==> flow/design.v <==
module register (r, rst, data, clk);
	output reg r;
	input rst,clk;
	input data;
    always @(posedge clk or negedge rst)
    begin
      if (rst==0)
	       begin
 	        r<=0;
         end
      else
        begin
          r<=data;
        end
    end
endmodule
module register3b (r, rst, data, clk);
	output reg [2:0] r;
	input rst,clk;
	input [2:0] data;
    always @(posedge clk or negedge rst)
    begin
      if (rst==0)
	       begin
 	        r[2:0]<= 3'b0;
         end
      else
        begin
          r[2:0]<=data[2:0];
        end
    end
endmodule
module register4b (r, rst, data, clk);
	output reg [3:0] r;
	input rst,clk;
	input [3:0] data;
   always @(posedge clk or negedge rst)
    begin
      if (rst==0)
	       begin
 	        r[3:0]<= 4'b0;
         end
      else
        begin
          r[3:0]<=data[3:0];
        end
    end
endmodule
module register32b (r, rst, data, clk);
	output reg [31:0] r;
	input rst,clk;
	input [31:0] data;
    always @(posedge clk or negedge rst)
    begin
      if (rst==0)
	       begin
 	        r[31:0]<= 32'b0;
         end
      else
        begin
          r[31:0]<=data[31:0];
        end
    end
endmodule
module ALU (alu_out, zero, funct, data1, data2);
	output zero;
	output reg [31:0] alu_out;
	input [31:0] data1,data2;
	input [2:0] funct;
assign zero=~(|alu_out);
always @(funct,data1,data2)
begin
  case (funct)
    3'b001: alu_out=data1+data2;
    3'B010: alu_out=data1-data2;
    3'b011: alu_out=data1&data2;
    3'b100:  alu_out=data1|data2;
    3'b101: alu_out=~data1;
    3'b110: alu_out=data1^data2;
    default:alu_out=32'b0;
  endcase
end
endmodule
module signextend (entrada,salida,tipo);
  input [27:0] entrada;
  input [1:0] tipo;
  output reg [31:0] salida;
  always @(entrada,tipo)   
  begin                    
    case (tipo)
      2'b00:   
			salida=entrada[16]?{15'b111111111111111,entrada[16:0]}:{15'b0,entrada[16:0]};
      2'b01:   
			salida=entrada[19]?{12'b111111111111,entrada[19:0]}:{12'b0,entrada[19:0]};
      2'b10:   
			salida=entrada[23]?{8'b11111111,entrada[23:0]}:{8'b0,entrada[23:0]};
      2'b11:   
			salida=entrada[27]?{4'b1111,entrada[27:0]}:{4'b0,entrada[27:0]};
    endcase
  end
endmodule
module decoder (mbs,negar,functout,RegWrite,MemtoReg,MemWrite,Branch,tipo,ALUsrc,opcode,functin);
input [2:0] functin;
input [3:0] opcode;
output reg RegWrite,MemtoReg,MemWrite,Branch,ALUsrc,mbs,negar;
output reg [2:0] functout;
output reg [1:0] tipo;
always @(opcode,functin)
begin
  case (opcode)
    4'b0000: begin
            RegWrite<=0;MemtoReg<=0;MemWrite<=0;Branch<=1;functout<=3'b010;tipo<=2'b00;ALUsrc<=0;mbs<=1;negar<=1;
          end
    4'b0001: begin
            RegWrite<=0;MemtoReg<=0;MemWrite<=0;Branch<=1;functout<=3'b010;tipo<=2'b00;ALUsrc<=0;mbs<=1;negar<=1;  
          end
    4'b0010: begin
            RegWrite<=0;MemtoReg<=0;MemWrite<=0;Branch<=1;functout<=3'b010;tipo<=2'b00;ALUsrc<=0;mbs<=1;negar<=0;  
          end
    4'b0011: begin
            RegWrite<=0;MemtoReg<=0;MemWrite<=0;Branch<=1;functout<=3'b010;tipo<=2'b00;ALUsrc<=0;mbs<=1;negar<=0;  
          end
    4'b0100: begin
            RegWrite<=0;MemtoReg<=0;MemWrite<=0;Branch<=1;functout<=3'b010;tipo<=2'b00;ALUsrc<=0;mbs<=0;negar<=1;
          end
    4'b0101: begin
            RegWrite<=0;MemtoReg<=0;MemWrite<=0;Branch<=1;functout<=3'b010;tipo<=2'b00;ALUsrc<=0;mbs<=0;negar<=1;
          end
    4'b0110: begin
            RegWrite<=0;MemtoReg<=0;MemWrite<=0;Branch<=1;functout<=3'b010;tipo<=2'b00;ALUsrc<=0;mbs<=0;negar<=0;
          end
    4'b0111: begin
            RegWrite<=0;MemtoReg<=0;MemWrite<=0;Branch<=1;functout<=3'b010;tipo<=2'b00;ALUsrc<=0;mbs<=0;negar<=0;
          end
    4'b1000: begin
            RegWrite<=1;MemtoReg<=0;MemWrite<=0;Branch<=0;functout<=functin;tipo<=2'b00;ALUsrc<=0;mbs<=0;negar<=0;
          end 
    4'b1001: begin
            RegWrite<=1;MemtoReg<=0;MemWrite<=0;Branch<=0;functout<=functin;tipo<=2'b00;ALUsrc<=1;mbs<=0;negar<=0;
          end
    4'b1010: begin
            RegWrite<=1;MemtoReg<=1;MemWrite<=0;Branch<=0;functout<=3'b001;tipo<=2'b00;ALUsrc<=1;mbs<=0;negar<=0;
          end
    4'b1011: begin
            RegWrite<=0;MemtoReg<=0;MemWrite<=1;Branch<=0;functout<=3'b001;tipo<=2'b00;ALUsrc<=1;mbs<=0;negar<=0;
          end
    4'b1100: begin
            RegWrite<=0;MemtoReg<=0;MemWrite<=0;Branch<=0;functout<=3'b000;tipo<=2'b00;ALUsrc<=1;mbs<=0;negar<=0;
          end
    4'b1101: begin
            RegWrite<=0;MemtoReg<=0;MemWrite<=0;Branch<=0;functout<=3'b000;tipo<=2'b00;ALUsrc<=1;mbs<=0;negar<=0;
          end
    4'b1110: begin
            RegWrite<=0;MemtoReg<=0;MemWrite<=0;Branch<=1;functout<=3'b001;tipo<=2'b01;ALUsrc<=1;mbs<=0;negar<=0;  
          end
    4'b1111: begin
            RegWrite<=0;MemtoReg<=0;MemWrite<=0;Branch<=1;functout<=3'b001;tipo<=2'b10;ALUsrc<=0;mbs<=0;negar<=0;  
          end
  endcase    
end
endmodule
module bancoreg (addrr, addrw, write, datain, dataout,rst,clk);    
	input [3:0] addrr,addrw;
	input write,rst,clk;
	input [31:0] datain;
	output reg [31:0] dataout;
	reg [511:0] memo;
	 always @(posedge clk or negedge rst)
	   begin
	     if (rst==0)
	       memo <= 512'b0;
	     else if (write==1)
	       memo[addrw*32 +: 32] <= datain[31:0];
	   end
	 always @(posedge clk)
	   begin
	     if (rst==1)
	       dataout[31:0] <= (write==1 && addrw==addrr) ? datain[31:0] : memo[addrr*32 +: 32];
	   end
endmodule
module IF (PCout,PCin);  
  input [31:0] PCin;
  output reg [31:0] PCout; 
  always @(PCin)
  begin
    PCout=PCin+1;
  end
endmodule
module ID (mbs,negar,jump,dato1,dato2,destinoWrOut,inm_ext,RegWriteout,MemtoReg,MemWrite,Branch,ALUsrc,funct,PCout,Instruccion,PCin,RegWritein,dataWr,destinoWrIn,rst,clk);
  input RegWritein,rst,clk;
  input [3:0] destinoWrIn;
  input [31:0] Instruccion,PCin,dataWr;
  output [31:0] dato1,dato2,inm_ext,PCout;
  output [3:0] destinoWrOut;
  output RegWriteout,MemtoReg,MemWrite,Branch,ALUsrc,mbs,negar;
  output jump;  
  output [2:0] funct;
  wire [1:0] tipo;
  decoder decodificador (
  .mbs(mbs),
  .negar(negar),
  .functout(funct),
  .RegWrite(RegWriteout),
  .MemtoReg(MemtoReg),
  .MemWrite(MemWrite),
  .Branch(Branch),
  .tipo(tipo),
  .ALUsrc(ALUsrc),
  .opcode(Instruccion[31:28]),
  .functin(Instruccion[19:17]));
  bancoreg rs (
  .addrr((Instruccion[31:28]==4'b1110)?Instruccion[27:24]:Instruccion[23:20]), 
  .addrw(destinoWrIn), 
  .write(RegWritein), 
  .datain(dataWr), 
  .dataout(dato1),
  .rst(rst),
  .clk(clk));
  bancoreg rt (
  .addrr(((Instruccion[31:28]==4'b1011)||(~Instruccion[31]))?Instruccion[27:24]:Instruccion[16:13]),
  .addrw(destinoWrIn), 
  .write(RegWritein), 
  .datain(dataWr), 
  .dataout(dato2),
  .rst(rst),
  .clk(clk));
  signextend extensor (
  .entrada(Instruccion[27:0]),
  .salida(inm_ext),
  .tipo(tipo));
  assign jump=Instruccion[31];  
  assign destinoWrOut=Instruccion[27:24];
  assign PCout=PCin;
endmodule
module EX (PCout,dataWrMem,destinoWrOut,zeroOut,alu_out,RegWriteOut,MemtoRegOut,MemWriteOut,BranchOut,RegWriteIn,MemtoRegIn,MemWriteIn,BranchIn,funct,ALUsrc,dato1,dato2,destinoWrIn,inm_ext,jump,negar,mbs,PCin);
input [31:0] dato1,dato2,inm_ext,PCin;
input [3:0] destinoWrIn;
output [3:0] destinoWrOut; 
input negar,mbs,jump,RegWriteIn,MemtoRegIn,MemWriteIn,BranchIn,ALUsrc;
input [2:0] funct;
output RegWriteOut,MemtoRegOut,MemWriteOut,BranchOut;
output zeroOut;
output [31:0] alu_out,dataWrMem,PCout;
wire zero;
ALU alu (
.alu_out(alu_out), 
.zero(zero), 
.funct(funct), 
.data1(MemWriteIn?dato2:dato1), 
.data2(ALUsrc?inm_ext:dato2));
assign PCout=jump?(ALUsrc?(dato1+inm_ext):inm_ext):(PCin+inm_ext);  
assign dataWrMem=dato1;  
assign RegWriteOut=RegWriteIn;
assign MemtoRegOut=MemtoRegIn;
assign MemWriteOut=MemWriteIn;
assign BranchOut=BranchIn;
assign destinoWrOut=destinoWrIn;
assign zeroOut=mbs?(zero?~zero:(negar?~mbs:mbs)):(negar?~zero:zero);
endmodule
module MEM (PCout,alu_outWB,PCsrc,RegWriteOut,MemtoRegOut,destinoWrOut,zero,alu_outMEM,destinoWrIn,RegWriteIn,MemtoRegIn,BranchIn,PCin,jump);
  input jump,zero,RegWriteIn,MemtoRegIn,BranchIn;
  input [31:0] alu_outMEM,PCin;
  input [3:0] destinoWrIn;
  output RegWriteOut,MemtoRegOut,PCsrc;
  output [3:0] destinoWrOut;
  output [31:0] PCout,alu_outWB;
  assign alu_outWB=alu_outMEM;
  assign PCout=jump?alu_outMEM:PCin;
  assign PCsrc=jump?BranchIn:(BranchIn&zero);
  assign RegWriteOut=RegWriteIn;
  assign MemtoRegOut=MemtoRegIn;
  assign destinoWrOut=destinoWrIn;
endmodule
module WB (RegWriteOut,destinoWrOut,res,data_mem,alu_out,destinoWrIn,RegWriteIn,MemtoRegIn);
  input [31:0] alu_out,data_mem;
  input RegWriteIn,MemtoRegIn;
  input [3:0] destinoWrIn;
  output RegWriteOut;
  output [31:0] res;
  output [3:0] destinoWrOut;
  assign RegWriteOut=RegWriteIn;
  assign destinoWrOut=destinoWrIn;
  assign res=MemtoRegIn?data_mem:alu_out;
endmodule
module RISC (destinoWrWB,escribir,PCsrc,result,PCoutMEM,NReset,clk,alu_outMEM,WriteDataInMEM,datoMemOut,InstruccionIn,PCinIF,MemWriteInMEM);
  input [31:0] datoMemOut,InstruccionIn;
  input NReset,clk;
  output escribir,PCsrc,MemWriteInMEM;
  output [3:0] destinoWrWB;
  output [31:0] result,PCoutMEM,alu_outMEM,PCinIF,WriteDataInMEM;
  wire [31:0] InstruccionIn,PCoutIF,PCinIF;
  wire [31:0] InstruccionOut,inm_extID,PCinID,PCoutID;
  wire [3:0] destinoWrOutID;
  wire mbsID,negarID,jumpID,RegWriteoutID,MemtoRegID,MemWriteID,BranchID,ALUsrcID;
  wire [2:0] functID;
  wire [31:0] dato1EX,dato2EX,inm_extEX,PCinEX,PCoutEX,dataWrMemEX,alu_outEX;
  wire [3:0] destinoWrInEX,destinoWrOutEX;
  wire [2:0] functEX;
  wire RegWriteOutEX,RegWriteInEX,MemtoRegOutEX,MemtoRegInEX,MemWriteOutEX,MemWriteInEX,BranchOutEX,BranchInEX,ALUsrcEX,zeroEX,jumpEX,negarEX,mbsEX;
  wire BranchInMEM,jumpMEM,zeroMEM,MemWriteInMEM,MemWriteOutMEM,RegWriteInMEM,RegWriteOutMEM,MemtoRegInMEM,MemtoRegOutMEM;
  wire [3:0] destinoWrInMEM,destinoWrOutMEM;
  wire [31:0] datoMemOut,PCinMEM,WriteDataInMEM,alu_outWB1;
  wire [31:0] data_mem,alu_outWB2;
  wire [3:0] destinoWrInWB;
  wire RegWriteInWB,MemtoRegInWB;
  IF IF (
  .PCout(PCoutIF),
  .PCin(PCinIF));
  ID ID (
  .mbs(mbsID),
  .negar(negarID),
  .jump(jumpID),
  .dato1(dato1EX),
  .dato2(dato2EX),
  .destinoWrOut(destinoWrOutID),
  .inm_ext(inm_extID),
  .RegWriteout(RegWriteoutID),
  .MemtoReg(MemtoRegID),
  .MemWrite(MemWriteID),
  .Branch(BranchID),
  .ALUsrc(ALUsrcID),
  .funct(functID),
  .PCout(PCoutID),
  .Instruccion(InstruccionOut),
  .PCin(PCinID),
  .RegWritein(escribir),
  .dataWr(result),
  .destinoWrIn(destinoWrWB),
  .rst(NReset),
  .clk(clk));
  EX EX (
  .PCout(PCoutEX),
  .dataWrMem(dataWrMemEX),
  .destinoWrOut(destinoWrOutEX),
  .zeroOut(zeroEX),
  .alu_out(alu_outEX),
  .RegWriteOut(RegWriteOutEX),
  .MemtoRegOut(MemtoRegOutEX),
  .MemWriteOut(MemWriteOutEX),
  .BranchOut(BranchOutEX),
  .RegWriteIn(RegWriteInEX),
  .MemtoRegIn(MemtoRegInEX),
  .MemWriteIn(MemWriteInEX),
  .BranchIn(BranchInEX),
  .funct(functEX),
  .ALUsrc(ALUsrcEX),
  .dato1(dato1EX),
  .dato2(dato2EX),
  .destinoWrIn(destinoWrInEX),
  .inm_ext(inm_extEX),
  .jump(jumpEX),
  .negar(negarEX),
  .mbs(mbsEX),
  .PCin(PCinEX));
  MEM MEM(
  .PCout(PCoutMEM),
  .alu_outWB(alu_outWB1),
  .PCsrc(PCsrc),
  .RegWriteOut(RegWriteOutMEM),
  .MemtoRegOut(MemtoRegOutMEM),
  .destinoWrOut(destinoWrOutMEM),
  .zero(zeroMEM),
  .alu_outMEM(alu_outMEM),
  .destinoWrIn(destinoWrInMEM),
  .RegWriteIn(RegWriteInMEM),
  .MemtoRegIn(MemtoRegInMEM),
  .BranchIn(BranchInMEM),
  .PCin(PCinMEM),
  .jump(jumpMEM));
  WB WB(
  .RegWriteOut(escribir),
  .destinoWrOut(destinoWrWB),
  .res(result),
  .data_mem(data_mem),
  .alu_out(alu_outWB2),
  .destinoWrIn(destinoWrInWB),
  .RegWriteIn(RegWriteInWB),
  .MemtoRegIn(MemtoRegInWB));
  register32b regPC_IFtoIF(
  .r(PCinIF), 
  .rst(NReset),
  .data(PCsrc?PCoutMEM:PCoutIF), 
  .clk(clk));
  register32b regPC_IFtoID(
  .r(PCinID), 
  .rst(NReset),
  .data(PCoutIF), 
  .clk(clk));
  register32b regInstr_IFtoID(
  .r(InstruccionOut), 
  .rst(NReset),
  .data(InstruccionIn), 
  .clk(clk));
  register4b regdestinoWr_IDtoEX(
  .r(destinoWrInEX), 
  .rst(NReset),
  .data(destinoWrOutID), 
  .clk(clk));
  register32b regInmediato_IDtoEX(
  .r(inm_extEX), 
  .rst(NReset),
  .data(inm_extID), 
  .clk(clk));
  register32b regPC_IDtoEX(
  .r(PCinEX), 
  .rst(NReset),
  .data(PCoutID), 
  .clk(clk));
  register regmbs_IDtoEX(
  .r(mbsEX), 
  .rst(NReset),
  .data(mbsID), 
  .clk(clk));
  register regnegar_IDtoEX(
  .r(negarEX), 
  .rst(NReset),
  .data(negarID), 
  .clk(clk));
  register regjump_IDtoEX(
  .r(jumpEX), 
  .rst(NReset),
  .data(jumpID), 
  .clk(clk));
  register regRegWrite_IDtoEX(
  .r(RegWriteInEX), 
  .rst(NReset),
  .data(RegWriteoutID), 
  .clk(clk));
  register regMemtoReg_IDtoEX(
  .r(MemtoRegInEX), 
  .rst(NReset),
  .data(MemtoRegID), 
  .clk(clk));
  register regMemWrite_IDtoEX(
  .r(MemWriteInEX), 
  .rst(NReset),
  .data(MemWriteID), 
  .clk(clk));
  register regBranch_IDtoEX(
  .r(BranchInEX), 
  .rst(NReset),
  .data(BranchID), 
  .clk(clk));
  register regALUsrc_IDtoEX(
  .r(ALUsrcEX), 
  .rst(NReset),
  .data(ALUsrcID), 
  .clk(clk));
  register3b regfunct_IDtoEX(
  .r(functEX), 
  .rst(NReset),
  .data(functID), 
  .clk(clk));
  register32b regPC_EXtoMEM(
  .r(PCinMEM), 
  .rst(NReset),
  .data(PCoutEX), 
  .clk(clk));
  register32b regdataWrMem_EXtoMEM(
  .r(WriteDataInMEM), 
  .rst(NReset),
  .data(dataWrMemEX), 
  .clk(clk));
  register4b regdestinoWr_EXtoMEM(
  .r(destinoWrInMEM), 
  .rst(NReset),
  .data(destinoWrOutEX), 
  .clk(clk));
  register regJump_EXtoMEM(
  .r(jumpMEM), 
  .rst(NReset),
  .data(jumpEX), 
  .clk(clk));
  register regzero_EXtoMEM(
  .r(zeroMEM), 
  .rst(NReset),
  .data(zeroEX), 
  .clk(clk));
  register regRegWrite_EXtoMEM(
  .r(RegWriteInMEM), 
  .rst(NReset),
  .data(RegWriteOutEX), 
  .clk(clk));
  register regMemtoReg_EXtoMEM(
  .r(MemtoRegInMEM), 
  .rst(NReset),
  .data(MemtoRegOutEX), 
  .clk(clk));
  register regMemWrite_EXtoMEM(
  .r(MemWriteInMEM), 
  .rst(NReset),
  .data(MemWriteOutEX), 
  .clk(clk));
  register regBranch_EXtoMEM(
  .r(BranchInMEM), 
  .rst(NReset),
  .data(BranchOutEX), 
  .clk(clk));
  register32b regalu_out_EXtoMEM(
  .r(alu_outMEM), 
  .rst(NReset),
  .data(alu_outEX), 
  .clk(clk));
  register32b regALU_out_MEMtoWB(
  .r(alu_outWB2), 
  .rst(NReset),
  .data(alu_outWB1), 
  .clk(clk));
  register32b regData_mem_out_MEMtoWB(
  .r(data_mem), 
  .rst(NReset),
  .data(datoMemOut), 
  .clk(clk));
  register regRegWrite_MEMtoWB(
  .r(RegWriteInWB), 
  .rst(NReset),
  .data(RegWriteOutMEM), 
  .clk(clk));
  register regMemtoReg_MEMtoWB(
  .r(MemtoRegInWB), 
  .rst(NReset),
  .data(MemtoRegOutMEM), 
  .clk(clk));
  register4b regdestinoWr_MEMtoWB(
  .r(destinoWrInWB), 
  .rst(NReset),
  .data(destinoWrOutMEM), 
  .clk(clk));
endmodule
==> flow/run.sh <==
#!/bin/bash
# the make line also repeats each setting of config.mk as NAME=value (left out here)
make -C /OpenROAD-flow-scripts/flow DESIGN_CONFIG=/design/flow/config.mk WORK_HOME=/design/flow/orfs CLKGATE_MAP_FILE= finish
==> flow/config.mk <==
export PLATFORM = sky130hd
export DESIGN_NAME = RISC
export DESIGN_NICKNAME = RISC
export VERILOG_FILES = /design/flow/design.v
export SDC_FILE = /design/flow/constraint.sdc
export NUM_CORES = 4
export LEC_CHECK = 0
export CAP_MARGIN = 20
export CELL_PAD_IN_SITES_GLOBAL_PLACEMENT = 3
export CORE_MARGIN = 10
export CORE_UTILIZATION = 48
export CTS_CLUSTER_SIZE = 68
export GPL_TIMING_DRIVEN = 0
export HOLD_SLACK_MARGIN = 0.23
export PLACE_DENSITY = 0.46
export SLEW_MARGIN = 20
==> flow/constraint.sdc <==
create_clock -name core_clock -period 4.85 [get_ports {clk}]
set_input_delay 0.9700 -clock core_clock [delete_from_list [all_inputs] [get_ports {clk}]]
set_output_delay 0.9700 -clock core_clock [all_outputs]
set_load 0.01 [all_outputs]
==> results.toml, run 1 <==
# physical design summary
[layout]
nets = 6997
area_growth_pct = 19.0
final_core_util_pct = 57.3

[pwr]
p_sw_share_pct = 34.9
powerSeq_mw = 17.6
fin_total_pwr_mw = 43.7
power_density_mw_per_mm2 = 556
p_leak_nw = 34.3
power_clock_mw = 12.5
p_comb_mw = 13.6
largestPowerGroup = "sequential cells"
power_frac_clock_pct = 28.6
seqPwrFrac_pct = 40.4
p_comb_share_pct = 31.0
netSwitchingPower_mw = 15.3
p_int_mw = 28.4
vdd.ir_drop.worst_mv = 0.311

[detailed_routing]
finalWirelength_um = 265000
vias = 53003
drtPass1Iterations = 6
wire_per_inst_um = 30.4
route.detailed.drc = 0
viasPerCell = 6.09
antenna_left = 0
drtIter0Drc = 5945

[placement]
gp_congestion = 0.948
numPortBuffers = 232
place.detailed.hpwl_um = 197000

[sta]
period_needed_ns = 5.50
rsz0062_at_grt = "true"
timing.final.ws_setup_ns = -0.647
setup_viol = 1
clock-skew-final_ns = 0.0248
max_freq_mhz = 182
fin_crit_sh_pct = 113
hold_violations = 0
slew_violations = 0
maxSlewHeadroom_pct = 15.2
worst_pin_slew_ns = 1.27
whs_ns = 0.331

[yosys]
synth_cell_types = 81
mux_share_pct = 11.0
synth_top_area_share_pct = 51.9
synth-xor-area-share_pct = 1.82
ys_sh_simple_pct = 11.8
netlist_logic_family_top = "AND-OR/OR-AND gates"
ys_chip_area_mm2 = 0.0660
ys_sh_aoi_pct = 13.5
syn_inst = 6279
yosys_warnings = 9
synth_seq_share_pct = 54.9
edf_count = 64
yosysTopAreaCell = "dfrtp_1"
async_reset_ff_share_pct = 95.5
ff_type = "dfrtp_1"
synthMostInstantiatedCell = "dfrtp_1"
avgSynthCellArea_um2 = 10.5
syn-cell-area_mm2 = 0.0660
common_cells = "dfrtp_1, nor2_1, a21oi_1"
synth_flops = 1435
ys_sh_adder_pct = 3.14
synthesis.nets = 6509
ys_cells = 6279
synthTopCellsByArea = "dfrtp_1, a21oi_1, mux4_2"

[global_routing]
antenna_found_initial = 16
globalRouteOverflowTotal = 0
grt.total_usage_pct = 34.2
grt_pass1_vias = 52323
grt_pass1_wl_um = 378000
grt_max_degree = 140

[setup_path]
cp-startpoint = "regfunct_IDtoEX.r[1]$_DFF_PN0_"
reg2reg_depth = 19
crit_path_max_incr_delay_ns = 0.62
r2r_start = "regfunct_IDtoEX.r[1]$_DFF_PN0_"
crit_arrival_ns = 6.17
cp_max_fo = 10
crit_chain = "clkbuf_4 -> buf_6 -> buf_6 -> and3_4 -> clkbuf_8 -> o21ai_1 -> fa_2 -> a211o_1 -> and3_1 -> o2111ai_1 -> nand4_1 -> or4_4 -> nor4_2 -> and4bb_2 -> nand4b_1 -> or4b_4 -> nor3_4 -> mux2i_1 -> nor3_2"
start_kind = "register"
setup.worst_path.class = "reg2reg"
worstPathRequired_ns = 5.53
r2r_slack_ns = -0.65
cp.buffers_inverters = 4
crit_path_top_delay_cell = "or4_4"
critPathMostFrequentCell = "buf_6"
rr_endpoint = "regzero_EXtoMEM.r$_DFF_PN0_"
end_kind = "register"
crit_end = "regzero_EXtoMEM.r$_DFF_PN0_"
cp.depth = 19
crit_family = "simple AND/OR/NAND/NOR gates"

[min_path]
hold_class = "reg2reg"
min_to = "regMemtoReg_MEMtoWB.r$_DFF_PN0_"
min_path_cells = 0
hold_start = "regMemtoReg_EXtoMEM.r$_DFF_PN0_"

[cts]
insertion_delay_ns = 0.81
cts_buffer_depth = 3
root_buffer = "clkbuf_16"
clkTransAtPathRegs_ns = 0.06
cts_tree = "built"
htree_levels = 4
cts_buffers = 159
cts_sinks = 1435

[die]
design.die.area_mm2 = 0.153
die_width_um = 391
io_pins = 233
rows = 136
fp.coreArea_mm2 = 0.137
die_h_um = 391
core_util_floorplan_pct = 48.2

[run]
cap_viol_max_count = 0
warning_count = 99

[run_status]
status = "complete, but fails checks"
so_faults = "negative setup slack"
metrics by stage:
stage	setup TNS (ns)	cell area (um2)	cells	worst slack, ns
floorplan	0	66200	6279	0.00466
global placement	-	70700	8305	-62.85
detailed placement	-61.23	71900	8344	-2.05
CTS	-0.693	78200	8675	-0.618
global route	-0.939	78600	8695	-0.725
finish	-0.647	78600	8700	-0.647
layout make-up:
| type | count | area [um2] |
|---|---|---|
| sequential | 1435 | 36200 |
| multi-input combinational | 4192 | 28500 |
| buffer | 490 | 2120 |
| inverter | 155 | 582 |
| clock inverter | 62 | 703 |
| antenna | 5 | 12.5 |
| clock buffer | 233 | 4670 |
| timing repair buffer | 334 | 3550 |
| tap | 1794 | 2240 |
| fill | 12112 | 58600 |
per-layer routing:
| layer | global-route usage (%) | part of all wire [%] | vias to the layer above |
|---|---|---|---|
| met3 | 9.49 | 9.9 | 590 |
| li1 | - | - | 22862 |
| met4 | 15.3 | 5.1 | 16 |
| met2 | 52.4 | 45 | 2432 |
| met5 | 1.22 | 0.15 | - |
| met1 | 45.5 | 40 | 27103 |
timing repair:
item,CTS,global route
endpoints found under the hold margin,20,0
setup endpoints to repair,97,54
gates cloned,1,0
buffers inserted,41,19
pin swaps,33,43
hold buffers,1,0
gates resized,142,60
==> run 2, diff against run 1 <==
- ABC_AREA: default -> 1
- CAP_MARGIN: 20 -> 40
- CELL_PAD_IN_SITES_DETAIL_PLACEMENT: default -> 0
- CELL_PAD_IN_SITES_GLOBAL_PLACEMENT: 3 -> default
- CORE_ASPECT_RATIO: default -> 0.63
- CORE_MARGIN: 10 -> 4
- CORE_UTILIZATION: 48 -> 46
- CTS_CLUSTER_DIAMETER: default -> 172
- CTS_CLUSTER_SIZE: 68 -> default
- GPL_ROUTABILITY_DRIVEN: default -> 1
- HOLD_SLACK_MARGIN: 0.23 -> default
- MAX_ROUTING_LAYER: default -> met5
- MIN_ROUTING_LAYER: default -> met2
- PLACE_DENSITY: 0.46 -> default
- SETUP_SLACK_MARGIN: default -> -0.4
- SLEW_MARGIN: 20 -> 25
- clock period: 4.85 -> 4.69 ns (I/O delays scaled with it)
==> run 2 against run 1 <==
  * The run now fails in global routing (5_1_grt)
  * Synthesized cell count is 41% higher
  * Area after synthesis is 8.5% higher
  * Die area is 6.2% higher
==> results.toml, run 2 <==
# yosys + openroad results
[yosys]
ys_sh_aoi_pct = 19.6
syn_inst = 8844
synth_seq_share_pct = 50.6
synthesis.nets = 9074
avgSynthCellArea_um2 = 8.10
async_reset_ff_share_pct = 95.5
netlist_logic_family_top = "AND-OR/OR-AND gates"
syn-cell-area_mm2 = 0.0716
ys_sh_simple_pct = 15.2
synth_flops = 1435
synthMostInstantiatedCell = "o21ai_0"
mux_share_pct = 0.990
ff_type = "dfrtp_1"
ys_sh_adder_pct = 2.90
yosysTopAreaCell = "dfrtp_1"
synth_cell_types = 61
edf_count = 64
synth-xor-area-share_pct = 1.04
synthTopCellsByArea = "dfrtp_1, o21ai_0, nand2_1"
ys_chip_area_mm2 = 0.0716
ys_cells = 8844
common_cells = "o21ai_0, nand2_1, dfrtp_1"
yosys_warnings = 9
synth_top_area_share_pct = 47.9

[run_status]
status = "aborted with a tool error"
error = "[ERROR GRT-0116] Global routing finished with congestion. Check the congestion regions in the DRC Viewer."
lastStage = "global routing (5_1_grt)"

[placement]
numPortBuffers = 232
place.detailed.hpwl_um = 293000
gp_congestion = 1.29
placed_cells = 11202
dp_slack_ns = -1.44

[cts]
root_buffer = "clkbuf_16"
cts_sinks = 1435
cts_buffers = 145
htree_levels = 4
cts_hold_buf = 0
cts_buffer_depth = 3

[die]
core_util_floorplan_pct = 46.5
io_pins = 233
design.die.area_mm2 = 0.162
fp.coreArea_mm2 = 0.154
die_width_um = 505
die_h_um = 321
rows = 114

[global_routing]
globalRouteOverflowTotal = 3457
grt.total_usage_pct = 83.9
## run 2: metrics by stage
step	instance area (um2)	utilization, %
3_3_place_gp	76500	49.7
2_1_floorplan	71600	-
4_1_cts	83200	54.0
3_5_place_dp	77800	50.5
## run 2: what timing repair did
action	4_1_cts
buffers inserted	6
gates resized	83
setup endpoints to repair	13
pin swaps	8
## run 2: metal layers
| layer | overflow | GRT usage, % |
|---|---|---|
| met5 | 297 | 84.2 |
| met4 | 128 | 57.4 |
| met3 | 2883 | 103 |
| met2 | 149 | 81.8 |
| met1 | - | - |
==> run 3, diff against run 2 <==
- ABC_AREA: 1 -> default
- CAP_MARGIN: 40 -> 20
- CELL_PAD_IN_SITES_DETAIL_PLACEMENT: 0 -> default
- CORE_ASPECT_RATIO: 0.63 -> default
- CORE_MARGIN: 4 -> 2
- CORE_UTILIZATION: 46 -> 61
- CTS_CLUSTER_DIAMETER: 172 -> default
- GPL_ROUTABILITY_DRIVEN: 1 -> default
- GPL_TIMING_DRIVEN: 0 -> default
- MAX_ROUTING_LAYER: met5 -> default
- MIN_ROUTING_LAYER: met2 -> default
- SETUP_SLACK_MARGIN: -0.4 -> 0.92
- SLEW_MARGIN: 25 -> 20
- clock period: 4.69 -> 5.34 ns (I/O delays scaled with it)
==> run 3 against run 2 <==
  * The layout now fails its checks (negative setup slack)
  * Synthesized cell count down 29%
  * Die area down 32%
  * Area after synthesis down 7.8%
==> results.toml, run 3 <==
# physical design summary
[yosys]
async_reset_ff_share_pct = 95.5
synth_seq_share_pct = 54.9
netlist_logic_family_top = "AND-OR/OR-AND gates"
yosys_warnings = 9
ys_sh_simple_pct = 11.8
common_cells = "dfrtp_1, nor2_1, a21oi_1"
mux_share_pct = 11.0
ys_sh_aoi_pct = 13.5
avgSynthCellArea_um2 = 10.5
ff_type = "dfrtp_1"
syn-cell-area_mm2 = 0.0660
synth_cell_types = 81
synthesis.nets = 6509
ys_chip_area_mm2 = 0.0660
synth_top_area_share_pct = 51.9
yosysTopAreaCell = "dfrtp_1"
ys_cells = 6279
syn_inst = 6279
edf_count = 64
synth-xor-area-share_pct = 1.82
synth_flops = 1435
ys_sh_adder_pct = 3.14
synthMostInstantiatedCell = "dfrtp_1"
synthTopCellsByArea = "dfrtp_1, a21oi_1, mux4_2"

[global_routing]
grt.total_usage_pct = 38.4
grt_max_degree = 152
grt_pass1_wl_um = 319000
antenna_found_initial = 11
grt_pass1_vias = 50400
globalRouteOverflowTotal = 0

[setup_path]
r2r_slack_ns = -0.05
setup.worst_path.class = "reg2reg"
cp.buffers_inverters = 4
crit_path_top_delay_cell = "or4b_4"
crit_family = "simple AND/OR/NAND/NOR gates"
crit_arrival_ns = 6.04
end_kind = "register"
r2r_start = "regALUsrc_IDtoEX.r$_DFF_PN0_"
cp.depth = 24
cp_max_fo = 8
cp-startpoint = "regALUsrc_IDtoEX.r$_DFF_PN0_"
reg2reg_depth = 24
crit_chain = "buf_12 -> mux2i_4 -> nand3_2 -> nor3_4 -> and3_4 -> and4_4 -> buf_8 -> a21oi_2 -> xnor2_1 -> ha_1 -> buf_6 -> a21o_1 -> a21o_1 -> a222oi_1 -> buf_4 -> nor3_2 -> a311oi_1 -> nand2_1 -> nor4_2 -> nand4b_1 -> or4b_4 -> nor3_4 -> mux2i_1 -> nor3_2"
crit_path_max_incr_delay_ns = 0.56
crit_end = "regzero_EXtoMEM.r$_DFF_PN0_"
worstPathRequired_ns = 5.99
start_kind = "register"
rr_endpoint = "regzero_EXtoMEM.r$_DFF_PN0_"

[pwr]
p_comb_share_pct = 29.7
p_comb_mw = 11.4
p_leak_nw = 34.2
p_int_mw = 25.6
seqPwrFrac_pct = 41.8
vdd.ir_drop.worst_mv = 0.329
powerSeq_mw = 16.0
largestPowerGroup = "sequential cells"
power_frac_clock_pct = 28.5
power_density_mw_per_mm2 = 496
power_clock_mw = 11.0
p_sw_share_pct = 33.2
netSwitchingPower_mw = 12.8

[die]
io_pins = 233
rows = 120
die_h_um = 333
design.die.area_mm2 = 0.111
die_width_um = 333
core_util_floorplan_pct = 61.6
fp.coreArea_mm2 = 0.107

[run]
cap_viol_max_count = 0
warning_count = 74

[cts]
cts_buffers = 147
cts_sinks = 1435
cts_hold_buf = 0
root_buffer = "clkbuf_16"
insertion_delay_ns = 0.78
clkTransAtPathRegs_ns = 0.06
cts_tree = "built"
cts_buffer_depth = 3
htree_levels = 4

[layout]
final_cells = 8006
num-fill-cells = 7600
area_growth_pct = 17.2
nets = 6706
flop_area_mm2 = 0.0362
comb_area_mm2 = 0.0284

[sta]
period_needed_ns = 5.39
rsz0062_at_grt = "true"
tns_ns = -0.0512
setup_viol = 1
slew_violations = 0
clock-skew-final_ns = 0.0532
max_freq_mhz = 185
hold_violations = 0
worst_pin_slew_ns = 1.21
fin_crit_sh_pct = 101
maxSlewHeadroom_pct = 19.6
timing.final.ws_setup_ns = -0.0512

[placement]
place.detailed.hpwl_um = 137000
numPortBuffers = 232
gp_congestion = 0.985
placed_cells = 7709
dp_slack_ns = -0.183

[run_status]
status = "complete, but fails checks"
so_faults = "negative setup slack"

[min_path]
hold_class = "in2async"

[detailed_routing]
antenna_left = 0
drtPass1Iterations = 6
route.detailed.drc = 0
finalWirelength_um = 210000
viasPerCell = 6.31
vias = 50503
wire_per_inst_um = 26.3
drtIter0Drc = 5259
run 3: cell type report:
cell class | count | share of cell area [%]
Inverter | 155 | 0.752
Sequential cell | 1435 | 46.8
Timing Repair Buffer | 545 | 6.72
Multi-Input combinational cell | 4192 | 36.7
Antenna cell | 4 | 0.0129
Tap cell | 1403 | 2.27
Clock buffer | 209 | 5.46
Clock inverter | 63 | 1.23
run 3: metrics by stage:
step / hold slack [ns] / total power [mW] / util, % / area (um2)
3_5_place_dp: 0.335 / 27.2 / 66.8 / 71600
5_1_grt: 0.352 / 40.2 / 72.2 / 77400
4_1_cts: 0.343 / 38.2 / 71.8 / 77000
2_1_floorplan: 0.331 / 22.5 / - / 66200
3_3_place_gp: 0.331 / 26.8 / 66.8 / 71600
6_report: 0.298 / 38.4 / 72.2 / 77400
run 3: layer usage:
metal  up-vias  global-route usage, %  part of all wire (%)
li1      22281                      -                     -
met5         -                      0                 0.020
met4         6                   15.5                   4.3
met1     25413                   53.7                    40
met2      2338                   59.2                    46
met3       465                   8.47                   9.2
run 3: timing repair:
item / 4_1_cts / 5_1_grt
pin swaps: 16 / 31
cloned: 0 / 1
setup buffers: 7 / 12
setup endpoints to repair: 7 / 15
resized: 37 / 50
==> run 4, diff against run 3 <==
- ABC_AREA: default -> 1
- CAP_MARGIN: 20 -> 40
- CELL_PAD_IN_SITES_DETAIL_PLACEMENT: default -> 0
- CORE_UTILIZATION: 61 -> 72
- CTS_CLUSTER_DIAMETER: default -> 365
- CTS_CLUSTER_SIZE: default -> 13
- GPL_ROUTABILITY_DRIVEN: default -> 1
- MAX_ROUTING_LAYER: default -> met5
- MIN_ROUTING_LAYER: default -> met1
- PLACE_DENSITY_LB_ADDON: default -> 0.04
- SETUP_SLACK_MARGIN: 0.92 -> 0.44
- SLEW_MARGIN: 20 -> 10
- clock period: 5.34 -> 3.72 ns (I/O delays scaled with it)
==> run 4 against run 3 <==
  * The layout still fails its checks (negative setup slack)
  * Largest cell class unchanged
  * Register-to-register slack worse by 0.59 ns
  * Sequential share of layout area down 3.0 points
  * Design area up 6.9%
==> results.toml, run 4 <==
# physical design summary
[pwr]
p_comb_mw = 14.7
p_sw_share_pct = 36.4
powerSeq_mw = 20.6
power_frac_clock_pct = 24.9
seqPwrFrac_pct = 43.9
p_int_mw = 29.8
p_comb_share_pct = 31.3
power_clock_mw = 11.7
largestPowerGroup = "sequential cells"
power_density_mw_per_mm2 = 567
netSwitchingPower_mw = 17.1
p_leak_nw = 38.9
vdd.ir_drop.worst_mv = 0.492

[setup_path]
critPathMostFrequentCell = "nand2_1"
crit_path_max_incr_delay_ns = 0.49
rr_endpoint = "regzero_EXtoMEM.r$_DFF_PN0_"
start_kind = "register"
cp_max_fo = 10
crit_path_top_delay_cell = "dfrtp_2"
r2r_start = "regALUsrc_IDtoEX.r$_DFF_PN0_"
r2r_slack_ns = -0.64
crit_end = "regzero_EXtoMEM.r$_DFF_PN0_"
crit_arrival_ns = 5.03
worstPathRequired_ns = 4.38
cp-startpoint = "regALUsrc_IDtoEX.r$_DFF_PN0_"
cp.depth = 30
cp.buffers_inverters = 4
reg2reg_depth = 30
setup.worst_path.class = "reg2reg"
end_kind = "register"
crit_family = "simple AND/OR/NAND/NOR gates"

[yosys]
ys_sh_aoi_pct = 19.6
mux_share_pct = 0.990
synth_top_area_share_pct = 47.9
ys_sh_adder_pct = 2.90
yosys_warnings = 9
syn_inst = 8844
ys_sh_simple_pct = 15.2
synthesis.nets = 9074
synth_seq_share_pct = 50.6
netlist_logic_family_top = "AND-OR/OR-AND gates"
synth_flops = 1435
synthTopCellsByArea = "dfrtp_1, o21ai_0, nand2_1"
synth_cell_types = 61
syn-cell-area_mm2 = 0.0716
common_cells = "o21ai_0, nand2_1, dfrtp_1"
ff_type = "dfrtp_1"
avgSynthCellArea_um2 = 8.10
synth-xor-area-share_pct = 1.04
synthMostInstantiatedCell = "o21ai_0"
ys_chip_area_mm2 = 0.0716
edf_count = 64
ys_cells = 8844
yosysTopAreaCell = "dfrtp_1"
async_reset_ff_share_pct = 95.5

[detailed_routing]
antenna_left = 0
drtIter0Drc = 11342
vias = 70958
drtPass1Iterations = 13
viasPerCell = 6.75
finalWirelength_um = 275000
wire_per_inst_um = 26.2
route.detailed.drc = 0

[sta]
slew_violations = 0
rsz0062_at_grt = "true"
maxSlewHeadroom_pct = 34.4
hold_violations = 0
period_needed_ns = 4.36
whs_ns = 0.340
fin_crit_sh_pct = 117
worst_pin_slew_ns = 0.984
max_freq_mhz = 229
setup_viol = 16
timing.final.ws_setup_ns = -0.644
clock-skew-final_ns = 0.0683

[min_path]
hold_class = "reg2reg"
hold_start = "regInstr_IFtoID.r[12]$_DFF_PN0_"
min_to = "regInmediato_IDtoEX.r[12]$_DFF_PN0_"
min_path_cells = 0

[run]
cap_viol_max_count = 0
warning_count = 71

[placement]
gp_congestion = 1.04
numPortBuffers = 232
place.detailed.hpwl_um = 172000
dp_slack_ns = -0.728
placed_cells = 10276

[layout]
nets = 9417
num-fill-cells = 5714
comb_area_mm2 = 0.0296
area_growth_pct = 15.5
flop_area_mm2 = 0.0362
final_cells = 10514

[cts]
cts_sinks = 1435
root_buffer = "clkbuf_16"
clkTransAtPathRegs_ns = 0.08
htree_levels = 3
insertion_delay_ns = 0.78
cts_buffers = 120
cts_buffer_depth = 3
cts_tree = "built"

[global_routing]
antenna_found_initial = 21
grt.total_usage_pct = 53.3
globalRouteOverflowTotal = 0
grt_pass1_wl_um = 409000
grt_max_degree = 137
grt_pass1_vias = 70938

[die]
io_pins = 233
core_util_floorplan_pct = 72.7
die_width_um = 319
fp.coreArea_mm2 = 0.0986
design.die.area_mm2 = 0.102
rows = 115
die_h_um = 319

[run_status]
so_faults = "negative setup slack"
status = "complete, but fails checks"
[run 4: cell type report]
cell class | count | area share (%)
Antenna cell | 15 | 0.0454
Clock buffer | 141 | 3.78
Clock inverter | 6 | 0.175
Inverter | 1307 | 6.01
Multi-Input combinational cell | 5598 | 35.7
Sequential cell | 1435 | 43.8
Tap cell | 1287 | 1.95
Timing Repair Buffer | 722 | 8.49
Timing Repair inverter | 3 | 0.0484
[run 4: per-stage QoR]
step           cell area (um2)  TNS [ns]  util [%]  power, mW
2_1_floorplan            71700   -0.0766         -       27.4
3_3_place_gp             77500     -2.10      78.7       32.9
3_5_place_dp             77600     -4.46      78.7       33.5
4_1_cts                  81500     -1.39      82.7       45.4
5_1_grt                  82700     -7.13      83.9       48.6
6_report                 82800     -4.01      84.0       47.0
[run 4: repair_timing]
item,4_1_cts,5_1_grt
gates cloned,2,3
resized,120,223
buffers inserted,24,43
setup endpoints to repair,122,289
hold buffers,1,0
pin swaps,57,89
endpoints found under the hold margin,1,0
[run 4: layer usage]
layer  up-vias  global-route usage [%]  part of all wire [%]
met3      2226                    21.1                    16
met2      6448                    79.3                    43
li1      29496                       -                     -
met1     32762                    61.7                    31
met5         -                       0                 0.062
met4        26                    42.0                    10
==> run 5, diff against run 4 <==
- CTS_CLUSTER_DIAMETER: 365 -> 95
- GPL_ROUTABILITY_DRIVEN: 1 -> 0
- PLACE_DENSITY_LB_ADDON: 0.04 -> 0.03
- SETUP_SLACK_MARGIN: 0.44 -> -0.28
- SLEW_MARGIN: 10 -> 20
- TNS_END_PERCENT: default -> 35
- clock period: 3.72 -> 3.81 ns (I/O delays scaled with it)
==> run 5 against run 4 <==
  * The layout still fails its checks (negative setup slack)
  * Total power decreased by 5.3%
  * Worst setup slack improved by 0.13 ns
  * Clock-buffer cell count increased by 3
  * Largest cell class unchanged
  * Sequential power decreased by 2%
  * Maximum frequency increased by 0.83%
  * Die area unchanged
  * Combinational power decreased by about 10%
  * Routed wire length decreased by 7.6%
  * Critical endpoint unchanged
  * Final cell count decreased by 1.6%
  * Critical path depth decreased by 1
  * Design area decreased by 2.5%
==> results.toml, run 5 <==
# physical design summary
[setup_path]
worstPathRequired_ns = 4.50
r2r_start = "regALUsrc_IDtoEX.r$_DFF_PN0_"
r2r_slack_ns = -0.52
crit_path_top_delay_cell = "dfrtp_2"
crit_path_max_incr_delay_ns = 0.53
start_kind = "register"
cp-startpoint = "regALUsrc_IDtoEX.r$_DFF_PN0_"
cp.depth = 29
setup.worst_path.class = "reg2reg"
reg2reg_depth = 29
crit_family = "simple AND/OR/NAND/NOR gates"
crit_arrival_ns = 5.02
crit_end = "regzero_EXtoMEM.r$_DFF_PN0_"
cp_max_fo = 7
cp.buffers_inverters = 4
rr_endpoint = "regzero_EXtoMEM.r$_DFF_PN0_"
end_kind = "register"

[yosys]
netlist_logic_family_top = "AND-OR/OR-AND gates"
synth_top_area_share_pct = 47.9
synthTopCellsByArea = "dfrtp_1, o21ai_0, nand2_1"
ys_chip_area_mm2 = 0.0716
synth_cell_types = 61
synthesis.nets = 9074
syn_inst = 8844
ff_type = "dfrtp_1"
synth_flops = 1435
ys_sh_adder_pct = 2.90
syn-cell-area_mm2 = 0.0716
synth_seq_share_pct = 50.6
synth-xor-area-share_pct = 1.04
synthMostInstantiatedCell = "o21ai_0"
ys_sh_aoi_pct = 19.6
async_reset_ff_share_pct = 95.5
common_cells = "o21ai_0, nand2_1, dfrtp_1"
yosysTopAreaCell = "dfrtp_1"
mux_share_pct = 0.990
yosys_warnings = 9
ys_sh_simple_pct = 15.2
ys_cells = 8844
avgSynthCellArea_um2 = 8.10
edf_count = 64

[sta]
timing.final.ws_setup_ns = -0.518
maxSlewHeadroom_pct = 28.4
worst_pin_slew_ns = 1.07
whs_ns = 0.333
slew_violations = 0
fin_crit_sh_pct = 114
clock-skew-final_ns = 0.0362
tns_ns = -1.78
rsz0062_at_grt = "true"
period_needed_ns = 4.33
hold_violations = 0
max_freq_mhz = 231
setup_viol = 13

[die]
die_width_um = 319
die_h_um = 319
core_util_floorplan_pct = 72.7
design.die.area_mm2 = 0.102
rows = 115
io_pins = 233
fp.coreArea_mm2 = 0.0986

[min_path]
min_path_cells = 0
hold_class = "reg2reg"
min_to = "regPC_IDtoEX.r[24]$_DFF_PN0_"
hold_start = "regPC_IFtoID.r[24]$_DFF_PN0_"

[run]
cap_viol_max_count = 0
warning_count = 88

[cts]
insertion_delay_ns = 0.76
cts_sinks = 1435
cts_tree = "built"
root_buffer = "clkbuf_16"
clkTransAtPathRegs_ns = 0.06
htree_levels = 3
cts_buffers = 121
cts_buffer_depth = 3

[pwr]
p_leak_nw = 37.8
p_int_mw = 28.7
power_clock_mw = 11.4
p_comb_mw = 13.0
largestPowerGroup = "sequential cells"
power_frac_clock_pct = 25.6
seqPwrFrac_pct = 45.2
vdd.ir_drop.worst_mv = 0.463
powerSeq_mw = 20.1
p_sw_share_pct = 35.4
power_density_mw_per_mm2 = 551
netSwitchingPower_mw = 15.7
p_comb_share_pct = 29.2
fin_total_pwr_mw = 44.5

[placement]
placed_cells = 10172
dp_slack_ns = -0.491
numPortBuffers = 232
place.detailed.hpwl_um = 160000

[layout]
num-fill-cells = 6323
nets = 9253
area_growth_pct = 12.7
final_cells = 10342

[run_status]
so_faults = "negative setup slack"
status = "complete, but fails checks"

[global_routing]
grt_pass1_wl_um = 385000
grt_max_degree = 162
antenna_found_initial = 11
grt.total_usage_pct = 49.4
grt_pass1_vias = 67273
globalRouteOverflowTotal = 0

[detailed_routing]
drtIter0Drc = 10723
route.detailed.drc = 0
finalWirelength_um = 254000
wire_per_inst_um = 24.6
vias = 68823
antenna_left = 0
drtPass1Iterations = 13
viasPerCell = 6.65
## run 5: cell type report
cell class	instances	area (um2)	area share (%)
sequential	1435	36200	44.9
timing repair buffer	561	5640	6.99
clock inverter	7	123	0.152
tap	1287	1610	2.00
inverter	1307	4940	6.12
antenna	4	10.0	0.0124
multi-input combinational	5597	29000	35.9
clock buffer	144	3170	3.92
## run 5: metrics by stage
stage,util (%),instance area (um2)
6_report,81.9,80700
5_1_grt,81.9,80700
4_1_cts,81.3,80100
3_5_place_dp,77.9,76700
3_3_place_gp,77.7,76600
2_1_floorplan,-,71600
## run 5: repair_timing
action                                  in CTS  in global routing
gates cloned                                 0                  1
resized                                     25                112
buffers inserted                             1                 11
hold buffers                                 1                  0
endpoints found under the setup margin       2                 14
hold endpoints to repair                     5                  0
pin swaps                                    9                 48
## run 5: metal layers
layer | global-route usage, % | wire, um
met1 | 61.0 | 82900
met2 | 72.8 | 107000
met3 | 16.6 | 40200
met4 | 36.2 | 24000
met5 | 0 | 73
==> run 6, diff against run 5 <==
- CAP_MARGIN: 40 -> 10
- CELL_PAD_IN_SITES_DETAIL_PLACEMENT: 0 -> 2
- CELL_PAD_IN_SITES_GLOBAL_PLACEMENT: default -> 2
- CORE_ASPECT_RATIO: default -> 1.11
- CORE_MARGIN: 2 -> 3
- CORE_UTILIZATION: 72 -> 40
- CTS_CLUSTER_DIAMETER: 95 -> 101
- CTS_CLUSTER_SIZE: 13 -> default
- GPL_ROUTABILITY_DRIVEN: 0 -> default
- HOLD_SLACK_MARGIN: default -> -0.08
- MAX_ROUTING_LAYER: met5 -> default
- MIN_ROUTING_LAYER: met1 -> default
- PLACE_DENSITY_LB_ADDON: 0.03 -> default
- SETUP_SLACK_MARGIN: -0.28 -> 0.25
- TNS_END_PERCENT: 35 -> default
- clock period: 3.81 -> 8.0 ns (I/O delays scaled with it)
==> run 6 against run 5 <==
  * Now clean on timing, DRC and antenna
  * Routed wire length increased by 34%
  * Clock power decreased by 31%
  * Area after synthesis unchanged
  * Combinational power decreased by 53%
  * Synthesized cell count unchanged
  * Via count decreased by 3.2%
  * Sequential power decreased by 52%
  * Utilization decreased by 36 points
  * Sequential cell count unchanged
==> results.toml, run 6 <==
# physical design summary
[min_path]
hold_start = "regPC_IFtoID.r[30]$_DFF_PN0_"
min_path_cells = 0
hold_class = "reg2reg"
min_to = "regPC_IDtoEX.r[30]$_DFF_PN0_"

[die]
die_width_um = 408
die_h_um = 452
rows = 163
core_util_floorplan_pct = 40.3
design.die.area_mm2 = 0.184
io_pins = 233
fp.coreArea_mm2 = 0.178

[cts]
cts_sinks = 1435
cts_setup_buffers = 0
cts_buffers = 161
insertion_delay_ns = 0.84
root_buffer = "clkbuf_16"
cts_buffer_depth = 3
clkTransAtPathRegs_ns = 0.07
cts_hold_buf = 0
cts_tree = "built"
htree_levels = 4
cts-resized-gates = 0

[pwr]
p_comb_share_pct = 26.0
power_frac_clock_pct = 33.1
seqPwrFrac_pct = 40.9
netSwitchingPower_mw = 8.49
power_clock_mw = 7.81
p_leak_nw = 37.6
p_int_mw = 15.1
p_comb_mw = 6.15
power_density_mw_per_mm2 = 290
largestPowerGroup = "sequential cells"
p_sw_share_pct = 35.9
vdd.ir_drop.worst_mv = 0.245
powerSeq_mw = 9.68

[sta]
clock-skew-final_ns = 0.0340
maxSlewHeadroom_pct = 24.6
slew_violations = 0
period_needed_ns = 6.02
max_freq_mhz = 166
setup_viol = 0
hold_violations = 0
fin_crit_sh_pct = 75.2
rsz0062_at_grt = "false"
tns_ns = 0
worst_pin_slew_ns = 1.13
whs_ns = 0.348

[yosys]
synth_top_area_share_pct = 47.9
yosysTopAreaCell = "dfrtp_1"
ys_sh_adder_pct = 2.90
synthesis.nets = 9074
edf_count = 64
syn_inst = 8844
avgSynthCellArea_um2 = 8.10
mux_share_pct = 0.990
yosys_warnings = 9
netlist_logic_family_top = "AND-OR/OR-AND gates"
ys_sh_simple_pct = 15.2
synth_flops = 1435
synth-xor-area-share_pct = 1.04
ys_cells = 8844
synth_seq_share_pct = 50.6
synthMostInstantiatedCell = "o21ai_0"
syn-cell-area_mm2 = 0.0716
async_reset_ff_share_pct = 95.5
ys_chip_area_mm2 = 0.0716
common_cells = "o21ai_0, nand2_1, dfrtp_1"
ys_sh_aoi_pct = 19.6
synth_cell_types = 61
synthTopCellsByArea = "dfrtp_1, o21ai_0, nand2_1"
ff_type = "dfrtp_1"

[detailed_routing]
viasPerCell = 5.85
drtIter0Drc = 5578
antenna_left = 0
finalWirelength_um = 340000
vias = 66628
drtPass1Iterations = 5
route.detailed.drc = 0
wire_per_inst_um = 29.9

[run]
cap_viol_max_count = 0
warning_count = 98

[setup_path]
r2r_slack_ns = 1.98
rr_endpoint = "regzero_EXtoMEM.r$_DFF_PN0_"
crit_arrival_ns = 6.78
crit_path_max_incr_delay_ns = 0.61
cp.depth = 29
cp-startpoint = "regALUsrc_IDtoEX.r$_DFF_PN0_"
crit_end = "regzero_EXtoMEM.r$_DFF_PN0_"
crit_family = "simple AND/OR/NAND/NOR gates"
start_kind = "register"
critPathMostFrequentCell = "nand2_1"
worstPathRequired_ns = 8.77
reg2reg_depth = 29
crit_path_top_delay_cell = "inv_2"
end_kind = "register"
cp.buffers_inverters = 3
setup.worst_path.class = "reg2reg"
r2r_start = "regALUsrc_IDtoEX.r$_DFF_PN0_"
cp_max_fo = 34

[global_routing]
antenna_found_initial = 27
grt_pass1_vias = 73901
grt_pass1_wl_um = 505000
globalRouteOverflowTotal = 0
grt.total_usage_pct = 36.7
grt_max_degree = 168

[layout]
num-fill-cells = 19795
nets = 9081
area_growth_pct = 14.0

[placement]
numPortBuffers = 232
gp_congestion = 0.940
place.detailed.hpwl_um = 217000

[run_status]
status = "no timing/DRC/antenna violations"
[run 6: final cells by class]
class / instances / area (um2) / area share (%)
Clock buffer: 237 / 4710 / 5.77
Inverter: 1307 / 4950 / 6.06
Multi-Input combinational cell: 5597 / 28500 / 35.0
Clock inverter: 60 / 746 / 0.914
Sequential cell: 1435 / 36200 / 44.4
Antenna cell: 10 / 25.0 / 0.0307
Timing Repair Buffer: 349 / 3430 / 4.21
Tap cell: 2392 / 2990 / 3.67
[run 6: metrics by stage]
| stage | utilization (%) | cells | power, mW | setup WS [ns] | instance area, um2 |
|---|---|---|---|---|---|
| 6_report | 45.9 | 11387 | 23.6 | 1.98 | 81600 |
| 5_1_grt | 45.9 | 11379 | 24.8 | 1.60 | 81600 |
| 4_1_cts | 45.9 | 11375 | 23.7 | 2.09 | 81500 |
| 3_5_place_dp | 42.8 | 11078 | 15.7 | 2.22 | 76100 |
| 3_3_place_gp | 42.8 | 11078 | 15.4 | 2.38 | 76100 |
| 2_1_floorplan | - | 8844 | 12.7 | 4.07 | 71600 |
[run 6: layer usage]
layer / GRT usage, % / routed length, um / part of all wire (%) / up-vias
met5: 0 / 11 / 0.0032 / -
met4: 15.7 / 15800 / 4.6 / 2
met3: 4.98 / 16900 / 5.0 / 688
met2: 63.4 / 168000 / 49 / 1910
met1: 46.0 / 140000 / 41 / 35184
li1: - / - / - / 28844
==> run 7, diff against run 6 <==
- ABC_AREA: 1 -> default
- CAP_MARGIN: 10 -> 20
- CELL_PAD_IN_SITES_DETAIL_PLACEMENT: 2 -> default
- CELL_PAD_IN_SITES_GLOBAL_PLACEMENT: 2 -> default
- CORE_ASPECT_RATIO: 1.11 -> default
- CORE_MARGIN: 3 -> 2
- CORE_UTILIZATION: 40 -> 72
- CTS_CLUSTER_DIAMETER: 101 -> default
- CTS_CLUSTER_SIZE: default -> 44
- HOLD_SLACK_MARGIN: -0.08 -> 0.28
- PLACE_DENSITY: default -> 0.65
- SETUP_SLACK_MARGIN: 0.25 -> default
- TNS_END_PERCENT: default -> 5
- clock period: 8.0 -> 3.7 ns (I/O delays scaled with it)
==> run 7 against run 6 <==
  * The layout now fails its checks (negative setup slack)
  * Clock power grew 92%
  * Critical path type unchanged
  * Maximum frequency increased by 17%
  * Sequential power is 140% higher
  * Clock-buffer cell count decreased by 29
  * Critical endpoint unchanged
  * Hold slack hardly changed
  * Final cell count decreased by 30%
  * Synthesized cell count is 29% lower
  * Non-clock buffer count is 440 higher
  * Area after synthesis down 7.8%
  * Largest cell class unchanged
  * Sequential cell count unchanged
==> results.toml, run 7 <==
# physical design summary
[yosys]
edf_count = 64
synthesis.nets = 6509
ff_type = "dfrtp_1"
synth_flops = 1435
avgSynthCellArea_um2 = 10.5
synth_seq_share_pct = 54.9
async_reset_ff_share_pct = 95.5
synthMostInstantiatedCell = "dfrtp_1"
yosysTopAreaCell = "dfrtp_1"
yosys_warnings = 9
synth_top_area_share_pct = 51.9
synth-xor-area-share_pct = 1.82
ys_chip_area_mm2 = 0.0660
syn-cell-area_mm2 = 0.0660
ys_sh_aoi_pct = 13.5
mux_share_pct = 11.0
ys_cells = 6279
synth_cell_types = 81
synthTopCellsByArea = "dfrtp_1, a21oi_1, mux4_2"
common_cells = "dfrtp_1, nor2_1, a21oi_1"
ys_sh_adder_pct = 3.14
ys_sh_simple_pct = 11.8
syn_inst = 6279
netlist_logic_family_top = "AND-OR/OR-AND gates"

[detailed_routing]
finalWirelength_um = 225000
route.detailed.drc = 0
viasPerCell = 6.93
vias = 55537
wire_per_inst_um = 28.1
antenna_left = 0
drtIter0Drc = 7928
drtPass1Iterations = 12

[sta]
slew_violations = 0
clock-skew-final_ns = 0.0280
worst_pin_slew_ns = 0.955
hold_violations = 0
period_needed_ns = 5.16
rsz0062_at_grt = "true"
fin_crit_sh_pct = 140
timing.final.ws_setup_ns = -1.46
max_freq_mhz = 194
setup_viol = 20
maxSlewHeadroom_pct = 36.0

[min_path]
min_to = "regPC_IDtoEX.r[21]$_DFF_PN0_"
hold_start = "regPC_IFtoID.r[21]$_DFF_PN0_"
hold_class = "reg2reg"
min_path_cells = 0

[pwr]
power_density_mw_per_mm2 = 711
power_clock_mw = 15.0
powerSeq_mw = 23.2
largestPowerGroup = "sequential cells"
netSwitchingPower_mw = 19.4
p_comb_share_pct = 31.9
p_int_mw = 36.7
power_frac_clock_pct = 26.7
seqPwrFrac_pct = 41.4
p_sw_share_pct = 34.6
p_comb_mw = 17.9
p_leak_nw = 35.4
vdd.ir_drop.worst_mv = 0.536

[setup_path]
start_kind = "register"
cp_max_fo = 6
rr_endpoint = "regzero_EXtoMEM.r$_DFF_PN0_"
crit_path_top_delay_cell = "dfrtp_4"
r2r_start = "regALUsrc_IDtoEX.r$_DFF_PN0_"
crit_path_max_incr_delay_ns = 0.52
end_kind = "register"
setup.worst_path.class = "reg2reg"
r2r_slack_ns = -1.46
cp-startpoint = "regALUsrc_IDtoEX.r$_DFF_PN0_"
crit_chain = "mux2i_4 -> ha_1 -> nand4_1 -> nor2_2 -> and2_4 -> and3_2 -> a21oi_1 -> xnor2_1 -> ha_1 -> and3_1 -> and2_1 -> a222oi_1 -> nor3_1 -> a311oi_1 -> nand2_1 -> nor4_2 -> nand4b_1 -> or4b_1 -> nor3_2 -> mux2i_1 -> nor3_2"
cp.buffers_inverters = 0
crit_end = "regzero_EXtoMEM.r$_DFF_PN0_"
cp.depth = 21
crit_arrival_ns = 5.82
crit_family = "simple AND/OR/NAND/NOR gates"
reg2reg_depth = 21
worstPathRequired_ns = 4.36

[global_routing]
grt_max_degree = 129
antenna_found_initial = 8
globalRouteOverflowTotal = 0
grt_pass1_wl_um = 341000
grt_pass1_vias = 58307
grt.total_usage_pct = 48.5

[cts]
root_buffer = "clkbuf_16"
insertion_delay_ns = 0.79
cts_tree = "built"
cts_buffers = 143
clkTransAtPathRegs_ns = 0.07
cts_buffer_depth = 3
cts_sinks = 1435
htree_levels = 4

[layout]
nets = 6946
flop_area_mm2 = 0.0362
comb_area_mm2 = 0.0282
area_growth_pct = 19.5
design_area_mm2 = 0.0789
final_core_util_pct = 86.5
num-fill-cells = 4255
final_cells = 8015

[placement]
place.detailed.hpwl_um = 139000
numPortBuffers = 232
gp_congestion = 0.983
place_area_mm2 = 0.0739
placed_cells = 7756

[die]
io_pins = 233
die_width_um = 307
die_h_um = 307
fp.coreArea_mm2 = 0.0912
core_util_floorplan_pct = 72.4
design.die.area_mm2 = 0.0942
rows = 111

[run_status]
so_faults = "negative setup slack"
status = "complete, but fails checks"

[run]
cap_viol_max_count = 0
warning_count = 74
run 7: per-layer routing:
metal | wire (um) | part of all wire (%) | track usage [%]
met4 | 18400 | 8.2 | 33.7
met1 | 74700 | 33 | 60.1
met2 | 102000 | 45 | 73.8
met5 | 71 | 0.032 | 0
met3 | 29900 | 13 | 14.9
run 7: repair_timing:
item | CTS | global route
buffers inserted | 0 | 0
endpoints found under the setup margin | 29 | 35
hold buffers | 1 | 0
pin swaps | 5 | 7
cloned | 0 | 0
endpoints found under the hold margin | 52 | 0
gates resized | 33 | 37
run 7: metrics by stage:
stage / total power, mW / setup TNS, ns / hold WS (ns) / setup WS [ns]
floorplan: 32.5 / -2.91 / 0.331 / -1.06
global placement: 38.9 / -7.87 / 0.331 / -1.40
detailed placement: 39.9 / -9.44 / 0.335 / -1.47
CTS: 55.4 / -8.10 / 0.349 / -1.41
global route: 58.2 / -11.89 / 0.355 / -1.69
finish: 56.1 / -8.07 / 0.348 / -1.46
run 7: area by class of cell:
type,instances,share of cell area (%)
clock buffers,208,5.24
repair buffers,789,9.60
clock inverters,48,0.843
well taps,1186,1.88
multi-input cells,4192,35.8
diodes,2,0.00634
inverters,155,0.737
flip-flops and latches,1435,45.9
==> run 8, diff against run 7 <==
- CELL_PAD_IN_SITES_DETAIL_PLACEMENT: default -> 1
- CELL_PAD_IN_SITES_GLOBAL_PLACEMENT: default -> 3
- CORE_ASPECT_RATIO: default -> 0.53
- CORE_UTILIZATION: 72 -> 40
- CTS_CLUSTER_SIZE: 44 -> default
- GPL_ROUTABILITY_DRIVEN: default -> 0
- HOLD_SLACK_MARGIN: 0.28 -> default
- MAX_ROUTING_LAYER: default -> met4
- PLACE_DENSITY: 0.65 -> 0.41
- TNS_END_PERCENT: 5 -> default
- clock period: 3.7 -> 10.7 ns (I/O delays scaled with it)
==> run 8 against run 7 <==
  * The run now finishes clean
  * Clock skew down 0.00081 ns
  * Via count fell by 11%
  * Critical path depth unchanged
  * First-iteration DRC count shrank 45%
  * Combinational power is 68% lower
  * Clock-buffer cell count is 2 higher
  * Total power is 66% lower
  * Synthesized cell count stayed put
  * Die area up 79%
  * Sequential cell count did not move
  * Worst setup slack better by 5.0 ns
  * Sequential power fell by 65%
  * Critical endpoint unchanged
==> results.toml, run 8 <==
# physical design summary
[run_status]
status = "no timing/DRC/antenna violations"

[sta]
slew_violations = 0
rsz0062_at_grt = "false"
whs_ns = 0.347
worst_pin_slew_ns = 1.17
tns_ns = 0
setup_viol = 0
max_freq_mhz = 140
maxSlewHeadroom_pct = 21.1
period_needed_ns = 7.13
timing.final.ws_setup_ns = 3.57
hold_violations = 0
clock-skew-final_ns = 0.0272
fin_crit_sh_pct = 66.6

[yosys]
synthesis.nets = 6509
ys_sh_aoi_pct = 13.5
synthMostInstantiatedCell = "dfrtp_1"
common_cells = "dfrtp_1, nor2_1, a21oi_1"
mux_share_pct = 11.0
async_reset_ff_share_pct = 95.5
ys_sh_adder_pct = 3.14
synth_seq_share_pct = 54.9
ys_sh_simple_pct = 11.8
synth_cell_types = 81
yosysTopAreaCell = "dfrtp_1"
synth-xor-area-share_pct = 1.82
synth_top_area_share_pct = 51.9
ys_chip_area_mm2 = 0.0660
syn-cell-area_mm2 = 0.0660
synthTopCellsByArea = "dfrtp_1, a21oi_1, mux4_2"
yosys_warnings = 9
edf_count = 64
avgSynthCellArea_um2 = 10.5
netlist_logic_family_top = "AND-OR/OR-AND gates"
syn_inst = 6279
synth_flops = 1435
ff_type = "dfrtp_1"
ys_cells = 6279

[min_path]
hold_start = "regdestinoWr_EXtoMEM.r[2]$_DFF_PN0_"
min_path_cells = 0
hold_class = "reg2reg"
min_to = "regdestinoWr_MEMtoWB.r[2]$_DFF_PN0_"

[layout]
comb_area_mm2 = 0.0280
flop_area_mm2 = 0.0362
num-fill-cells = 17592
nets = 6524
area_growth_pct = 15.3

[cts]
cts_buffers = 151
root_buffer = "clkbuf_16"
cts_setup_buffers = 0
cts_tree = "built"
htree_levels = 4
cts-resized-gates = 0
cts_sinks = 1435
insertion_delay_ns = 0.81
clkTransAtPathRegs_ns = 0.07
cts_buffer_depth = 4
cts_hold_buf = 0

[run]
cap_viol_max_count = 0
warning_count = 113

[die]
rows = 108
core_util_floorplan_pct = 40.3
io_pins = 233
fp.coreArea_mm2 = 0.164
die_h_um = 300
design.die.area_mm2 = 0.169
die_width_um = 562

[detailed_routing]
finalWirelength_um = 252000
route.detailed.drc = 0
wire_per_inst_um = 29.2
drtPass1Iterations = 6
viasPerCell = 5.76
antenna_left = 0
vias = 49606
drtIter0Drc = 4384

[setup_path]
start_kind = "register"
cp.buffers_inverters = 1
rr_endpoint = "regzero_EXtoMEM.r$_DFF_PN0_"
crit_path_max_incr_delay_ns = 0.68
crit_end = "regzero_EXtoMEM.r$_DFF_PN0_"
cp.depth = 21
worstPathRequired_ns = 11.37
reg2reg_depth = 21
setup.worst_path.class = "reg2reg"
cp_max_fo = 24
crit_path_top_delay_cell = "dfrtp_4"
crit_chain = "buf_4 -> mux2i_1 -> nand2_1 -> nor3_1 -> and3_1 -> and4_1 -> a31oi_1 -> xnor2_1 -> ha_1 -> a21oi_1 -> o21ai_0 -> a222oi_1 -> nor3_1 -> a311oi_1 -> nand2_1 -> nor4_1 -> nand4b_1 -> or4b_1 -> nor3_2 -> mux2i_1 -> nor3_2"
crit_family = "simple AND/OR/NAND/NOR gates"
cp-startpoint = "regALUsrc_IDtoEX.r$_DFF_PN0_"
r2r_slack_ns = 3.57
end_kind = "register"
r2r_start = "regALUsrc_IDtoEX.r$_DFF_PN0_"
crit_arrival_ns = 7.80

[global_routing]
antenna_found_initial = 25
grt_max_degree = 161
globalRouteOverflowTotal = 0
grt.total_usage_pct = 30.8
grt_pass1_vias = 50776
grt_pass1_wl_um = 369000

[pwr]
power_frac_clock_pct = 28.4
netSwitchingPower_mw = 6.73
seqPwrFrac_pct = 41.8
p_leak_nw = 33.2
p_int_mw = 12.6
p_comb_mw = 5.75
vdd.ir_drop.worst_mv = 0.118
power_clock_mw = 5.48
power_density_mw_per_mm2 = 253
powerSeq_mw = 8.06
largestPowerGroup = "sequential cells"
p_sw_share_pct = 34.9
p_comb_share_pct = 29.8

[placement]
place.detailed.hpwl_um = 160000
dp_slack_ns = 3.82
numPortBuffers = 232
run 8: per-stage QoR:
| stage | std cells | cell area [um2] | utilization (%) | power [mW] |
|---|---|---|---|---|
| CTS | 8602 | 76100 | 46.5 | 19.3 |
| global placement | 8338 | 71000 | 43.4 | 13.6 |
| global route | 8605 | 76100 | 46.5 | 20.3 |
| finish | 8609 | 76100 | 46.5 | 19.3 |
| floorplan | 6279 | 66000 | - | 11.2 |
| detailed placement | 8341 | 71100 | 43.4 | 13.8 |
run 8: layer usage:
layer	GRT usage, %	part of all wire [%]	routed length [um]	up-vias
met2	41.1	41	102000	1338
met1	48.6	51	128000	26134
met3	5.79	6.9	17400	219
met5	-	0	0	-
met4	4.94	1.5	3820	0
li1	-	-	-	21915
run 8: final cells by class:
type	count	area share, %
diodes	7	0.0230
clock buffers	210	5.77
clock inverters	51	0.777
inverters	155	0.764
multi-input cells	4192	36.7
flip-flops and latches	1435	47.6
well taps	2200	3.62
repair buffers	359	4.71
Power figures rest on the tool's default switching activity, not on a simulated workload.
